Setup of xenon:
==> flow/design.v <==
module s_box (
    input [3:0] i_sb, output [3:0] o_sb
);
    assign o_sb[0] = (!i_sb[3]&!i_sb[2]&i_sb[1]) | (!i_sb[2]&i_sb[1]&i_sb[0]) 
    | (!i_sb[3]&i_sb[2]&!i_sb[1]) | (i_sb[2]&!i_sb[1]&i_sb[0]) | 
    (i_sb[3]&!i_sb[2]&!i_sb[1]&!i_sb[0]) | (i_sb[3]&i_sb[2]&i_sb[1]&!i_sb[0]);
    assign o_sb[1] = (!i_sb[3]&!i_sb[2]&!i_sb[0]) | (!i_sb[3]&!i_sb[1]&!i_sb[0]) | (i_sb[2]&i_sb[1]&i_sb[0]) 
| (i_sb[3]&!i_sb[2]&i_sb[0]) | (i_sb[3]&i_sb[2]&i_sb[1]);
    assign o_sb[2] = (!i_sb[3]&!i_sb[2]&!i_sb[1]) | (!i_sb[2]&!i_sb[1]&!i_sb[0]) | (!i_sb[3]&i_sb[2]&!i_sb[0]) 
| (i_sb[3]&i_sb[1]&i_sb[0]) | (i_sb[3]&i_sb[2]&i_sb[0]);
    assign o_sb[3] = (!i_sb[3]&!i_sb[2]&!i_sb[0]) | (!i_sb[3]&i_sb[1]&!i_sb[0]) | (!i_sb[3]&i_sb[2]&i_sb[0]) 
| (i_sb[3]&!i_sb[1]&!i_sb[0]) | (i_sb[3]&!i_sb[2]&i_sb[1]&i_sb[0]);
endmodule
module block_shuffle (
    input [15:0] i_bs, output [15:0] o_bs
);
    assign o_bs = {i_bs[7:4], i_bs[3:0], i_bs[15:12], i_bs[11:8]};
endmodule
module round_permutation #(
    parameter [5:0] shift = 5'b0000,
    parameter [7:0] data_length = 8'd16
)(
    input [data_length - 1:0] i_rp,  output [data_length - 1:0] o_rp
); 
assign o_rp = (i_rp << shift) | (i_rp >> (data_length - shift));
endmodule
module key_scheduler (
    input clk, rst, input [4:0] round_counter, input [79:0] i_ks_oldkey, output [79:0] o_ks_newkey 
);
    wire [79:0] level_shift;
    wire [79:0] level_sbox;
    wire [4:0] xor_rc;
    round_permutation #(.shift(13), .data_length(80)) rp (.i_rp(i_ks_oldkey), .o_rp(level_shift));
    s_box sb(.i_sb(level_shift[3:0]), .o_sb(level_sbox[3:0]));
    assign level_sbox[79:4] = level_shift[79:4];
    assign xor_rc = level_sbox[63:59]^(round_counter -1);
    assign o_ks_newkey = {level_sbox[79:64], xor_rc, level_sbox[58:0]};
endmodule
module dec_s_box (
    input [3:0] i_sb, output reg [3:0] o_sb 
);
    always @(*) begin
        case(i_sb)
        4'h0: o_sb = 4'hA;
        4'h1: o_sb = 4'h3;
        4'h2: o_sb = 4'h9;
        4'h3: o_sb = 4'hE;
        4'h4: o_sb = 4'h1;
        4'h5: o_sb = 4'hD;
        4'h6: o_sb = 4'hF;
        4'h7: o_sb = 4'h4;
        4'h8: o_sb = 4'hC;
        4'h9: o_sb = 4'h5;
        4'hA: o_sb = 4'h7;
        4'hB: o_sb = 4'h2;
        4'hC: o_sb = 4'h6;
        4'hD: o_sb = 4'h8;
        4'hE: o_sb = 4'h0;
        4'hF: o_sb = 4'hB;
        endcase
    end
endmodule
module dec_block_shuffle (
    input [15:0] i_bs, output [15:0] o_bs
);
    block_shuffle bs (i_bs, o_bs);
endmodule
module dec_round_permutation #(
    parameter [5:0] shift = 5'b0000,
    parameter [7:0] data_length = 8'd16
)(
    input [data_length - 1:0] i_rp,  output [data_length - 1:0] o_rp
); 
    assign o_rp = (i_rp >> shift) | (i_rp << (data_length - shift));
endmodule
module dec_XOR_layer (
    input [63:0] i_xor, output [63:0] o_xor
);
    assign o_xor = {(i_xor[63:48]^i_xor[47:32]), (i_xor[47:32]^i_xor[31:16]^i_xor[15:0]),(i_xor[63:48]^i_xor[47:32]^i_xor[31:16]), (i_xor[31:16]^i_xor[15:0])};
endmodule
module dec_permutation_layer (
    input [63:0] i_pl, output [63:0] o_pl
);
    wire [63:0] rp2bs;
    wire [63:0] xor2rp;
    dec_XOR_layer xl(.i_xor(i_pl), .o_xor(xor2rp));
            dec_round_permutation #(.shift(1), .data_length(16)) rp0(.i_rp(xor2rp[(16*0 + 15):16*0]), .o_rp(rp2bs[15:0]));
            dec_round_permutation #(.shift(4), .data_length(16)) rp1(.i_rp(xor2rp[(16*1 + 15):16*1]), .o_rp(rp2bs[(16 + 15):16*1]));
            dec_round_permutation #(.shift(7), .data_length(16)) rp2(.i_rp(xor2rp[(16*2 + 15):16*2]), .o_rp(rp2bs[(16*2 + 15):16*2]));
            dec_round_permutation #(.shift(9), .data_length(16)) rp3(.i_rp(xor2rp[(16*3 + 15):16*3]), .o_rp(rp2bs[(16*3 + 15):16*3]));
    genvar i;
    generate
        for (i = 0; i < 4; i = i +1 ) begin
            dec_block_shuffle bs(.i_bs(rp2bs[(16*i + 15):16*i]), .o_bs(o_pl[(16*i + 15):16*i]));
        end
    endgenerate
endmodule
module dec_add_round_key (
    input [63:0] i_ark_cipher, input [63:0] i_ark_key,
    output [63:0] o_ark_msg
);
    wire [63:0] sb2xor;
    wire [63:0] pl2sb;
    dec_permutation_layer pl(.i_pl(i_ark_cipher), .o_pl(pl2sb));
    genvar j;
    generate    
    for(j=0; j < 16; j = j + 1) begin
            dec_s_box sb(.i_sb(pl2sb[(4*j + 3):4*j]), .o_sb(sb2xor[(4*j + 3):4*j]));
        end
    endgenerate
    assign o_ark_msg = i_ark_key ^ sb2xor;
endmodule
module dec_key_scheduler (
    input clk, rst, input [4:0] round_counter, input [79:0] i_ks_oldkey, output [79:0] o_ks_newkey 
);
    wire [79:0] level_shift;
    wire [79:0] level_sbox;
    wire [4:0] xor_rc;
    assign {level_sbox[79:64], xor_rc, level_sbox[58:0]} = i_ks_oldkey;
    assign level_sbox[63:59] = xor_rc ^(round_counter -1);
    assign level_shift[79:4] = level_sbox[79:4];
    dec_s_box sb(.i_sb(level_sbox[3:0]), .o_sb(level_shift[3:0]));
    dec_round_permutation #(.shift(13), .data_length(80)) rp (.i_rp(level_shift), .o_rp(o_ks_newkey));
endmodule
module boron_dec (
    input  clk, rst, start, input [63:0] plain_text, input [79:0] master_key,
    output reg done, output reg [63:0] cipher_text
);
    parameter IDLE = 3'b000, KEYGEN = 3'b011, ROUND = 3'b001;
    reg [2:0] reg_sm_main;
    reg [4:0] reg_round_counter;
    reg [63:0] reg_plaintext;
    wire [63:0] reg_nextplaintext;
    reg [79:0] reg_key;
    wire [79:0] reg_nextkey, dec_reg_nextkey;
    key_scheduler ks(.clk(clk), .rst(rst), .round_counter(reg_round_counter), .i_ks_oldkey(reg_key), .o_ks_newkey(reg_nextkey));
    dec_key_scheduler dks(.clk(clk), .rst(rst), .round_counter(reg_round_counter), .i_ks_oldkey(reg_key), .o_ks_newkey(dec_reg_nextkey));
    dec_add_round_key ark(.i_ark_cipher(reg_plaintext), .i_ark_key(dec_reg_nextkey[63:0]), .o_ark_msg(reg_nextplaintext));
    always @(posedge clk ) begin
        if(!rst) begin
            reg_sm_main <= IDLE;
            done <= 1'b0;
        end
        else begin
            done <= 1'b0;
            case (reg_sm_main)
                IDLE:  
                    if(start) begin
                        reg_plaintext <= plain_text;
                        reg_key <= master_key;
                        reg_sm_main <= KEYGEN;
                        reg_round_counter <= 5'd1;
                    end
                    else
                        reg_sm_main <= IDLE;
                KEYGEN:
                    if(reg_round_counter < 25) begin
                        reg_key <= reg_nextkey;
                        reg_round_counter <= reg_round_counter + 1;
                        reg_sm_main <= KEYGEN;
                    end else begin
                        reg_sm_main <= ROUND;
                        reg_plaintext <= (reg_nextkey[63:0] ^ reg_plaintext);
                        reg_key <= reg_nextkey;
                    end
                ROUND:
                    if(reg_round_counter > 1) begin
                        reg_plaintext <= reg_nextplaintext;
                        reg_key <= dec_reg_nextkey;
                        reg_round_counter <= reg_round_counter - 1;
                        reg_sm_main <= ROUND;
                    end
                    else begin
                        cipher_text <= reg_nextplaintext;
                        done <= 1'b1;
                        reg_sm_main <= IDLE;
                    end
                default:
                    reg_sm_main <= IDLE;
            endcase
        end
    end
endmodule
Settings: LEC_CHECK=0, CAP_MARGIN=20, CORE_MARGIN=2, CORE_UTILIZATION=70, CTS_CLUSTER_SIZE=39, HOLD_SLACK_MARGIN=-0.09, PLACE_DENSITY=0.76, SLEW_MARGIN=20; clock period 3.73 ns.
run.sh (not shown) runs the stock make flow with config.mk's settings and CLKGATE_MAP_FILE=.
xenon: done, clean on timing, DRC and antenna
Here is what was changed in the inputs of onyx compared with xenon.
Settings: a change of HOLD_SLACK_MARGIN from -0.09 to 0.3; a change of CORE_UTILIZATION from 70 to 57; a change of CTS_CLUSTER_SIZE from 39 to 41; a deleted PLACE_DENSITY that had been 0.76; a change of the clock period (ns, I/O delays scaled along) from 3.73 to 1.87.
Results
As the logs show, onyx stopped at global routing after a tool error, so it never reached the end of the flow.
Note that the last weighted congestion value of the routability-driven placer recorded for xenon amounts to 0.938 times the value seen in onyx.
Starting density of the core on onyx is down relative to xenon.
The per-instance average area after synthesis of onyx and that of xenon are within noise of each other.
Compared with xenon, in onyx area of the core region +about 20%; number of post-CTS setup repair buffers +108; floorplan die height +about 10%; instance count after placement with tap cells included +about 20%.
Reported for onyx and xenon, area reported by Yosys stat turned out identical to the last digit.
Looking at area of the chip, onyx sits about 22% above xenon.
When the final numbers for onyx and xenon were put side by side, the post-CTS resize count turned out to be greater in onyx.
Changes in juniper relative to onyx:
Settings: a change of CORE_UTILIZATION from 57 to 70; an added CTS_CLUSTER_DIAMETER of 99; a deleted HOLD_SLACK_MARGIN that had been 0.3; a change of CTS_CLUSTER_SIZE from 41 to 47; a change of the clock period (ns, I/O delays scaled along) from 1.87 to 2.57.
### Flow results
- Diff onyx..juniper | chip area from the yosys synthesis statistics | unchanged
- Comparing juniper against onyx, there is no change at all in maximum clock path buffer count.
- Total of flip-flops plus latches after synthesis: juniper vs onyx identical
- Die: juniper smaller than onyx
- Stage in which a tool error killed juniper: global routing.
- juniper: floorplan-stage core utilization is 12 points higher than what onyx reported.
- Compared with onyx, juniper shows a lower number of buffers added by the clock tree synthesis step.
- On juniper: die width is about 10% lower than what onyx gave.
- juniper vs onyx — final RePlAce weighted congestion dropped by a few percent
- NOTE: post-CTS setup buffer count in juniper falls short of that of onyx
- Going from onyx to juniper, the post-placement cell count was found to have gone down by about 9%.
[inputs] garnet vs juniper
Settings: swapping 47 for 32 in CTS_CLUSTER_SIZE; putting HOLD_SLACK_MARGIN at -0.09 where nothing was set; swapping 99 for 31 in CTS_CLUSTER_DIAMETER; swapping 2.57 for 3.73 in the clock period (ns, I/O delays scaled along).
Results
- garnet did not stop at any stage, and its layout met the timing, DRC and antenna checks.
- garnet -> juniper: sequential area share after synthesis delta 0, exact match
- Diff garnet..juniper | effective utilization at floorplan | unchanged
- Clock buffer count from CTS on garnet is up relative to juniper.
- Compared with juniper, garnet shows global placer's final weighted congestion lower by about 2%.
- Between garnet and juniper, the difference in total nets after synthesis is negligible.
- Comparing juniper against garnet, there is no change at all in die area.
